== oak ==
Design amber_mul, start of the top module:
module amber_mul (
input                       i_clk,
input                       i_rst,           
input                       i_start,
input                       i_accumulate,    
input       [31:0]          i_a,             
input       [31:0]          i_b,             
input       [31:0]          i_c,             
output                      o_ready,
output                      o_done,
output      [31:0]          o_result,
output      [1:0]           o_flags          
);
clock: 5.0 ns
lec_check: 0
cap_margin: 20
core_aspect_ratio: 0.5
core_margin: 2
core_utilization: 40
cts_cluster_diameter: 364
cts_cluster_size: 91
place_density: 0.35
slew_margin: 20
tns_end_percent: 20
run.sh (not shown) runs the stock make flow with config.mk's settings and CLKGATE_MAP_FILE=.
Input changes introduced in pine (baseline for comparison: oak):
- a deleted CTS_CLUSTER_DIAMETER that had been 364
- a deleted TNS_END_PERCENT that had been 20
- an added SETUP_SLACK_MARGIN of 0.35
- an added PLACE_DENSITY_LB_ADDON of 0.23
- a deleted PLACE_DENSITY that had been 0.35
- a deleted CORE_ASPECT_RATIO that had been 0.5
- an added GPL_TIMING_DRIVEN of 0
- a deleted CTS_CLUSTER_SIZE that had been 91
==> comparison <==
Of pine and oak, the run reporting the lower internal power was oak. Going from oak to pine, the total routed wirelength was found to have gone down by about 1.8%. Ran to the end and failed final checks on setup timing: pine. Setup slack: pine less than oak. pine vs. oak: layout filler cell count went down by 0.39%. The total chip power in pine sits about 5.4% above the value recorded for oak. Going from oak to pine, critical path depth climbed 7, largest stage delay on the critical path climbed 0.04 ns, combinational power climbed about 10%, met2 capacity usage during global routing climbed 2.8 points.
What birch does differently from pine at the input level:
- CTS_CLUSTER_DIAMETER: unset -> 59
- PLACE_DENSITY_LB_ADDON: 0.23 -> unset
- GPL_ROUTABILITY_DRIVEN: unset -> 0
- CORE_ASPECT_RATIO: unset -> 1.09
- SETUP_SLACK_MARGIN: 0.35 -> unset
- GPL_TIMING_DRIVEN: 0 -> unset
- CTS_CLUSTER_SIZE: unset -> 23
- MAX_ROUTING_LAYER: unset -> met4
- CORE_UTILIZATION: 40 -> 53
- CAP_MARGIN: 20 -> 0
- CELL_PAD_IN_SITES_GLOBAL_PLACEMENT: unset -> 0
## What came out
pine ran in full, but the layout does not pass; the checks complain about setup timing. birch ended with every stage complete and zero timing, DRC or antenna violations. In birch, worst setup slack is higher than in pine. Diff pine -> birch: met2 usage in global routing went up, clock power share went up, final core utilization went up, sequential share of layout area went up, count of library flops with an enable pin did not really move. | total chip power | birch vs pine | 180 uW lower |. Cmp pine and birch / cell count / higher: pine. Of pine and birch, birch shows the lower via count, with pine above it.
Changes in maple relative to birch:
- CORE_MARGIN changed from 2 to 7
- CAP_MARGIN changed from 0 to 20
- CORE_UTILIZATION changed from 53 to 40
- MAX_ROUTING_LAYER removed (was met4)
- GPL_ROUTABILITY_DRIVEN removed (was 0)
- CORE_ASPECT_RATIO changed from 1.09 to 0.5
- CTS_CLUSTER_DIAMETER changed from 59 to 318
- CTS_CLUSTER_SIZE changed from 23 to 49
- PLACE_DENSITY newly set to 0.35
- CELL_PAD_IN_SITES_GLOBAL_PLACEMENT changed from 0 to 3
Notes after the runs:
- Compared with birch, maple shows global router's overall resource usage lower by 7.6 points.
- maple vs. birch: required arrival time at the worst endpoint went down by 0.07 ns.
- Relative to birch, the final cell area reported for maple is higher.
- birch → maple: area added between synthesis and finish moved up; overall routed net length moved up; fraction of power consumed by the clock network moved up.
- Power density over cell area, maple vs birch: up slightly


amber_mul again, from the RTL that the note above started with.
clock: 1.34 ns
lec_check: 0
abc_area: 0
cap_margin: 20
core_margin: 2
core_utilization: 72
cts_cluster_diameter: 397
cts_cluster_size: 99
place_density: 0.6
setup_slack_margin: 0.17
slew_margin: 20
The baseline aborted during detailed placement (3_5_place_dp), error DPL-0038.
Then changed:
==> flow/config.mk (replaced) <==
export PLATFORM = sky130hd
export DESIGN_NAME = amber_mul
export DESIGN_NICKNAME = amber_mul
export VERILOG_FILES = /design/flow/design.v
export SDC_FILE = /design/flow/constraint.sdc
export NUM_CORES = 4
export LEC_CHECK = 0
export CAP_MARGIN = 20
export CORE_MARGIN = 2
export CORE_UTILIZATION = 50
export SLEW_MARGIN = 20
==> flow/constraint.sdc (replaced) <==
create_clock -name core_clock -period 2.72 [get_ports {i_clk}]
set_input_delay 0.5440 -clock core_clock [delete_from_list [all_inputs] [get_ports {i_clk}]]
set_output_delay 0.5440 -clock core_clock [all_outputs]
set_load 0.01 [all_outputs]
Result: The changed run completed and failed the layout checks on setup timing; die area rises by 42%; area after synthesis stays the same; synthesized cell count does not change.
Then changed:
--- a/flow/config.mk
+++ b/flow/config.mk
@@ -9,3 +9,4 @@
 export CORE_MARGIN = 2
-export CORE_UTILIZATION = 50
+export CORE_UTILIZATION = 63
+export PLACE_DENSITY = 0.6
 export SLEW_MARGIN = 20
==> flow/constraint.sdc (replaced) <==
create_clock -name core_clock -period 4.85 [get_ports {i_clk}]
set_input_delay 0.9700 -clock core_clock [delete_from_list [all_inputs] [get_ports {i_clk}]]
set_output_delay 0.9700 -clock core_clock [all_outputs]
set_load 0.01 [all_outputs]
Result:
- This time the run finished with timing, DRC and antenna clean
- utilization goes up by 1.3 points
- sequential share of layout area goes up by 6.7 points
- worst setup slack is better by 1800 ps
Then changed:
--- a/flow/config.mk
+++ b/flow/config.mk
@@ -7,5 +7,8 @@
 export LEC_CHECK = 0
+export ABC_AREA = 1
 export CAP_MARGIN = 20
 export CORE_MARGIN = 2
-export CORE_UTILIZATION = 63
+export CORE_UTILIZATION = 68
+export CTS_CLUSTER_DIAMETER = 376
+export CTS_CLUSTER_SIZE = 96
 export PLACE_DENSITY = 0.6
==> flow/constraint.sdc (replaced) <==
create_clock -name core_clock -period 3.78 [get_ports {i_clk}]
set_input_delay 0.7560 -clock core_clock [delete_from_list [all_inputs] [get_ports {i_clk}]]
set_output_delay 0.7560 -clock core_clock [all_outputs]
set_load 0.01 [all_outputs]
This time the run reached the layout checks and failed them: setup timing.
Via count came out higher by 40%.
Worst setup slack is worse by 290 ps.
Synthesized area went up by about 8%.
Hold slack gains 18 ps.
Clock skew went up by 5.3 ps.
Die area grows by about 0.5%.
Total power is higher by about 44%.
Wire length climbs by about 46%.


## run 1
Starting RTL as in the previous note.
clock: 1.41 ns
lec_check: 0
abc_area: 1
cap_margin: 20
core_margin: 2
core_utilization: 72
cts_cluster_diameter: 397
cts_cluster_size: 99
place_density: 0.6
setup_slack_margin: 0.34
slew_margin: 20
What ended run 1 was a tool error in detailed placement (3_5_place_dp); the run never finished.
Input changes introduced in run 2 (baseline for comparison: run 1):
# run 1
export LEC_CHECK = 0
export ABC_AREA = 1
export CAP_MARGIN = 20
export CORE_MARGIN = 2
export CORE_UTILIZATION = 72
export CTS_CLUSTER_DIAMETER = 397
export CTS_CLUSTER_SIZE = 99
export PLACE_DENSITY = 0.6
export SETUP_SLACK_MARGIN = 0.34
export SLEW_MARGIN = 20
create_clock -name core_clock -period 1.41 [get_ports {i_clk}]
# run 2
export LEC_CHECK = 0
export CAP_MARGIN = 20
export CORE_MARGIN = 2
export CORE_UTILIZATION = 72
export CTS_CLUSTER_SIZE = 33
export PLACE_DENSITY = 0.66
export SLEW_MARGIN = 20
create_clock -name core_clock -period 4.07 [get_ports {i_clk}]
Results
Relative to run 1, the post-synthesis cell count of run 2 is lower by 480.
Taking run 1 as the reference point, the post-synthesis chip area from yosys of run 2 falls by 7.8%.
Run 2 vs run 1 — floorplan die width dropped by a few percent
Run 2 vs. run 1: area after synthesis decreased by about 8% relative to the old numbers; synthesized-area fraction occupied by and/or/nand/nor cells decreased by 16 points relative to the old numbers; chip area decreased by 7.6% relative to the old numbers.
Share of synthesized cell area in and-or and or-and compound cells: run 2 vs run 1 up 6.8 points
Comparing run 1 with run 2, the share of async-settable or async-resettable flops after synthesis came out essentially unchanged.
Against run 1, yosys cell count in run 2 fell by more than a quarter.
The log for run 2 ends in clock tree synthesis (4_1_cts) with error DPL-0033, so the run never completed.
Setup changes, run 2 to run 3
# run 2
export LEC_CHECK = 0
export CAP_MARGIN = 20
export CORE_MARGIN = 2
export CORE_UTILIZATION = 72
export CTS_CLUSTER_SIZE = 33
export PLACE_DENSITY = 0.66
export SLEW_MARGIN = 20
create_clock -name core_clock -period 4.07 [get_ports {i_clk}]
# run 3
export LEC_CHECK = 0
export CAP_MARGIN = 20
export CORE_MARGIN = 2
export CORE_UTILIZATION = 66
export PLACE_DENSITY = 0.6
export SLEW_MARGIN = 20
create_clock -name core_clock -period 4.07 [get_ports {i_clk}]
Notes after the runs:
- STATUS run=run 3 STAGES=ALL_DONE FINAL_CHECKS=FAILED CAUSE=setup timing
- Die footprint delta (run 3 − run 2): unfavourable
- Looking at cell count after placement, run 3 sits above run 2.
- The standard cell area after detailed placement on run 3 is in line with that on run 2.
- Comparing run 2 against run 3, there is no change at all in synthesized area.
- Diff run 2 and run 3: y dimension of the die lower in run 2
- There was hardly any difference in number of synthesized register bits between run 3 and run 2.
- Diff run 2 -> run 3: worst slack at placement higher, count of standard-cell rows higher, die width higher.
> inputs changed (run 3 -> run 4)
# run 3
export LEC_CHECK = 0
export CAP_MARGIN = 20
export CORE_MARGIN = 2
export CORE_UTILIZATION = 66
export PLACE_DENSITY = 0.6
export SLEW_MARGIN = 20
create_clock -name core_clock -period 4.07 [get_ports {i_clk}]
# run 4
export LEC_CHECK = 0
export CAP_MARGIN = 20
export CORE_MARGIN = 2
export CORE_UTILIZATION = 40
export PLACE_DENSITY = 0.6
export SLEW_MARGIN = 20
create_clock -name core_clock -period 4.85 [get_ports {i_clk}]
Notes after the runs:
- Compared with run 3, multi-input combinational cell area in run 4 decreased by a few percent.
- Run 3 -> run 4: sum of overflow across all layers after global routing delta 0, exact match
- Compared run 4 vs run 3, and fraction of the core area covered by cells at the end of the flow is down in run 4.
- Of run 3 and run 4, the run reporting the higher clock share of power was run 4.
- Changes observed in run 4 relative to run 3: max-slew headroom at the worst pin dropped 8.0 points; routed length on met2 went down.
- STATUS final wirelength: run 4 wins against run 3
- | share of the core filled by cells before placement | higher: run 3 |
- No stage failed in run 4, and the final checks on the layout all came back clean.
- The sequential group share of total power in run 4 was higher than what run 3 gave.
- Re portion of total power attributed to combinational logic: run 4 is 4.4 points down on run 3.
Power and IR drop assume default switching activity.
